==> run R: inputs <==
## HW3_FPMUL_754SP
module HW3_FPMUL_754SP(Clk, Rst, St, FPmplier, FPmcand, Done, Ovf, Unf, FPproduct);
	input Clk, Rst, St;
	input [31:0] FPmplier, FPmcand;
	output reg [31:0] FPproduct;
	output reg Ovf, Unf, Done;
	wire [47:0] mult_out;
	wire [8:0] expo_out;		 
	reg [22:0] F;
	reg [8:0] E, E_biased;
	reg S;
	reg [1:0] state;
	assign mult_out = ({1'b1, FPmplier[22:0]}) * ({1'b1, FPmcand[22:0]});
	assign expo_out = (FPmplier[30:23] - 8'd127) + (FPmcand[30:23] - 8'd127);
	always @ (posedge Clk)	begin
		Done <= 1'b0;
		Ovf <= 1'b0;
		Unf <= 1'b0;
		if(Rst == 1'b1) begin
			state <= 2'b00;
		end
		else
		case(state)
			0: begin
				if(St == 1'b0)
					state <= 2'b00;
				else
					state <= 2'b01;
			end
			1: begin
				state <= 2'b10;
				S <= FPmplier[31] ^ FPmcand[31];
				if(FPmplier == 32'b0 || FPmcand == 32'b0) begin
					E <= 9'b0;
					E_biased <= 9'b0;
					F <= mult_out[45:23];
				end
				else if(mult_out[47] == 1'b1) begin
					E <= expo_out + 9'b1;
					E_biased <= expo_out + 9'd128;
					F <= mult_out[46:24];
				end
				else begin
					E <= expo_out;
					E_biased <= expo_out + 9'd127;
					F <= mult_out[45:23];
				end
			end
			2: begin
				state <= 2'b0;
				Done <= 1'b1;
				if(E_biased > 8'b11111110)
					Ovf <= 1'b1;
				if(E_biased < 8'b00000001)
  ...
export LEC_CHECK = 0
export ABC_AREA = 0
export CAP_MARGIN = 35
export CELL_PAD_IN_SITES_DETAIL_PLACEMENT = 0
export CORE_ASPECT_RATIO = 1.49
export CORE_MARGIN = 10
export CORE_UTILIZATION = 69
export CTS_CLUSTER_DIAMETER = 201
export CTS_CLUSTER_SIZE = 98
export HOLD_SLACK_MARGIN = 0.3
export MAX_ROUTING_LAYER = met5
export PLACE_DENSITY = 0.35
export SETUP_SLACK_MARGIN = 0.21
export SLEW_MARGIN = 15
export TNS_END_PERCENT = 20
create_clock -name core_clock -period 12.4 [get_ports {Clk}]
run.sh (not shown) runs the stock make flow with config.mk's settings and CLKGATE_MAP_FILE=.
==> run C (differences from run R) <==
==> flow/config.mk (replaced) <==
export PLATFORM = sky130hd
export DESIGN_NAME = HW3_FPMUL_754SP
export DESIGN_NICKNAME = HW3_FPMUL_754SP
export VERILOG_FILES = /design/flow/design.v
export SDC_FILE = /design/flow/constraint.sdc
export NUM_CORES = 4
export LEC_CHECK = 0
export ABC_AREA = 1
export CAP_MARGIN = 20
export CORE_MARGIN = 2
export CORE_UTILIZATION = 40
export CTS_CLUSTER_DIAMETER = 96
export SLEW_MARGIN = 20
export TNS_END_PERCENT = 30
==> flow/constraint.sdc (replaced) <==
create_clock -name core_clock -period 8.6 [get_ports {Clk}]
set_input_delay 1.7200 -clock core_clock [delete_from_list [all_inputs] [get_ports {Clk}]]
set_output_delay 1.7200 -clock core_clock [all_outputs]
set_load 0.01 [all_outputs]
==> run H (differences from run R) <==
==> flow/config.mk (replaced) <==
export PLATFORM = sky130hd
export DESIGN_NAME = HW3_FPMUL_754SP
export DESIGN_NICKNAME = HW3_FPMUL_754SP
export VERILOG_FILES = /design/flow/design.v
export SDC_FILE = /design/flow/constraint.sdc
export NUM_CORES = 4
export LEC_CHECK = 0
export CAP_MARGIN = 20
export CORE_MARGIN = 2
export CORE_UTILIZATION = 72
export CTS_CLUSTER_SIZE = 62
export PLACE_DENSITY_LB_ADDON = 0.2
export SLEW_MARGIN = 20
==> flow/constraint.sdc (replaced) <==
create_clock -name core_clock -period 8.6 [get_ports {Clk}]
set_input_delay 1.7200 -clock core_clock [delete_from_list [all_inputs] [get_ports {Clk}]]
set_output_delay 1.7200 -clock core_clock [all_outputs]
set_load 0.01 [all_outputs]
==> out/results.ini <==
[timing]
worst_slack_ns=-0.754
whs_ns=0.425
setup_violations=31
worstMarginPinSlew_ns=1.09

[placed_design]
pre_cts_slack_ns=-0.791
place_area_um2=25400

[logic_synthesis]
floorplan.nets=3089
synth_area_um2=21800

[job]
warnings=28

[clock_network]
post_cts_resize_count=112

[routing]
m1WireLength_um=25600

[worst_setup_path]
crit_path_end=F[20]
regToRegEndpoint=Unf
r2r_setup_slack_ns=7.04
max_stage_delay_ns=0.55
cp.arrival_ns=9.46

[cells_and_area]
clk_share_pct=1.09
fillers=1067

[grt]
grt_use_total_pct=48.8

[run_status]
status=finished with violations
so_faults=negative setup slack

(the above is from run H)
==> out/results.ini <==
[worst_setup_path]
r2r_setup_slack_ns=10.93
crit_path_end=F[9]
cp.arrival_ns=10.81
max_stage_delay_ns=1.03
regToRegEndpoint=Unf

[routing]
m1WireLength_um=18900

[timing]
worst_slack_ns=1.67
worstMarginPinSlew_ns=0.997
setup_violations=0

[grt]
grt_use_total_pct=32.9

[placed_design]
place_area_um2=23400

[logic_synthesis]
synth_area_um2=21800

[clock_network]
post_cts_resize_count=0

[run_status]
status=complete, no violations

[job]
warnings=29

(the above is from run R)
==> out/results.ini <==
[routing]
m1WireLength_um=28300

[worst_setup_path]
max_stage_delay_ns=0.66
crit_path_end=F[1]
r2r_setup_slack_ns=7.08
cp.arrival_ns=8.19

[logic_synthesis]
floorplan.nets=3783

[timing]
setup_violations=0
whs_ns=0.422
worstMarginPinSlew_ns=1.03

[grt]
grt_use_total_pct=21.8

[run_status]
status=complete, no violations

[placed_design]
pre_cts_slack_ns=0.0332

[clock_network]
post_cts_resize_count=0

[cells_and_area]
clk_share_pct=1.09
fillers=5727

(the above is from run C)


==> inputs of build 35 <==
HW3_FPMUL_754SP again, from the RTL that the note above started with.
// HW3_FPMUL_754SP
module HW3_FPMUL_754SP(Clk, Rst, St, FPmplier, FPmcand, Done, Ovf, Unf, FPproduct);
	input Clk, Rst, St;
	input [31:0] FPmplier, FPmcand;
	output reg [31:0] FPproduct;
	output reg Ovf, Unf, Done;
	wire [47:0] mult_out;
	wire [8:0] expo_out;		 
	reg [22:0] F;
	reg [8:0] E, E_biased;
	reg S;
	reg [1:0] state;
	assign mult_out = ({1'b1, FPmplier[22:0]}) * ({1'b1, FPmcand[22:0]});
	assign expo_out = (FPmplier[30:23] - 8'd127) + (FPmcand[30:23] - 8'd127);
	always @ (posedge Clk)	begin
		Done <= 1'b0;
		Ovf <= 1'b0;
		Unf <= 1'b0;
		if(Rst == 1'b1) begin
			state <= 2'b00;
		end
		else
		case(state)
			0: begin
				if(St == 1'b0)
					state <= 2'b00;
				else
					state <= 2'b01;
			end
			1: begin
				state <= 2'b10;
				S <= FPmplier[31] ^ FPmcand[31];
				if(FPmplier == 32'b0 || FPmcand == 32'b0) begin
					E <= 9'b0;
					E_biased <= 9'b0;
					F <= mult_out[45:23];
				end
				else if(mult_out[47] == 1'b1) begin
					E <= expo_out + 9'b1;
					E_biased <= expo_out + 9'd128;
					F <= mult_out[46:24];
				end
				else begin
					E <= expo_out;
					E_biased <= expo_out + 9'd127;
					F <= mult_out[45:23];
				end
			end
			2: begin
				state <= 2'b0;
				Done <= 1'b1;
				if(E_biased > 8'b11111110)
					Ovf <= 1'b1;
				if(E_biased < 8'b00000001)
					Unf <= 1'b1;
				FPproduct <= {S, E_biased[7:0], F};
			end
			default: begin
				if(St == 1'b0)
					state <= 2'b00;
				else
					state <= 2'b01;
			end
		endcase
	end
endmodule
clock: 6.83 ns
lec_check: 0
abc_area: 1
cap_margin: 0
cell_pad_in_sites_detail_placement: 0
core_margin: 2
core_utilization: 72
cts_cluster_diameter: 285
cts_cluster_size: 72
max_routing_layer: met5
place_density: 0.66
setup_slack_margin: -0.53
slew_margin: 15
tns_end_percent: 90
==> build 2 (differences from build 35) <==
- ABC_AREA: 1 -> not set
- CAP_MARGIN: 0 -> 20
- CELL_PAD_IN_SITES_DETAIL_PLACEMENT: 0 -> not set
- CORE_UTILIZATION: 72 -> 69
- CTS_CLUSTER_DIAMETER: 285 -> not set
- CTS_CLUSTER_SIZE: 72 -> not set
- MAX_ROUTING_LAYER: met5 -> not set
- PLACE_DENSITY: 0.66 -> not set
- SETUP_SLACK_MARGIN: -0.53 -> not set
- SLEW_MARGIN: 15 -> 20
- TNS_END_PERCENT: 90 -> not set
==> flow/constraint.sdc (replaced) <==
create_clock -name core_clock -period 8.51 [get_ports {Clk}]
set_input_delay 1.7020 -clock core_clock [delete_from_list [all_inputs] [get_ports {Clk}]]
set_output_delay 1.7020 -clock core_clock [all_outputs]
set_load 0.01 [all_outputs]
==> trial 61 (differences from build 35) <==
- CTS_CLUSTER_SIZE: 72 -> 21
- PLACE_DENSITY: 0.66 -> not set
- PLACE_DENSITY_LB_ADDON: not set -> 0.09
- SETUP_SLACK_MARGIN: -0.53 -> not set
- TNS_END_PERCENT: 90 -> 95
==> flow/constraint.sdc (replaced) <==
create_clock -name core_clock -period 8.26 [get_ports {Clk}]
set_input_delay 1.6520 -clock core_clock [delete_from_list [all_inputs] [get_ports {Clk}]]
set_output_delay 1.6520 -clock core_clock [all_outputs]
set_load 0.01 [all_outputs]
==> results <==
item	build 2	trial 61	build 35
Worst Path Buf+Inv	8	7	-
Levels on crit path	25	27	-
Terminating pin of the worst hold path	FPproduct[1]	FPproduct[9]	-
Post-CTS setup repair buffer count	29	0	34
Area share, top type	0.4436	0.4123	0.4123
Status	finished with violations	timing/DRC/antenna clean	did not finish
Failing step	-	-	global routing (5_1_grt)
Layout check failures	setup timing	-	-
Resized cells post-CTS	138	0	211
Reg area	2072 um2	2072 um2	-
Worst Path Class, Setup	in -> reg	in -> reg	-
Transition time at the pin with the least slew margin	1.104 ns	1.097 ns	-
Post-synthesis simple-gate area fraction	0.1589	0.1906	0.1906
TritonCTS clock tree	built	built	-
Placed Instance Area	25400 um2	26190 um2	27280 um2
Worst-path fanout max	8	16	-
Antenna cell count	1	0	-
Final Hold Viols	0	0	-
Fraction of area in multi-input gates	0.6518	0.6446	-
Worst setup slack for register-to-register paths	6.98 ns	6.57 ns	-
Cell mode on critical path	sky130_fd_sc_hd__fa_1	sky130_fd_sc_hd__fa_1	-
Critical Path Start Type	primary input	primary input	-
Total via count after detailed routing	18.66k	20.54k	-
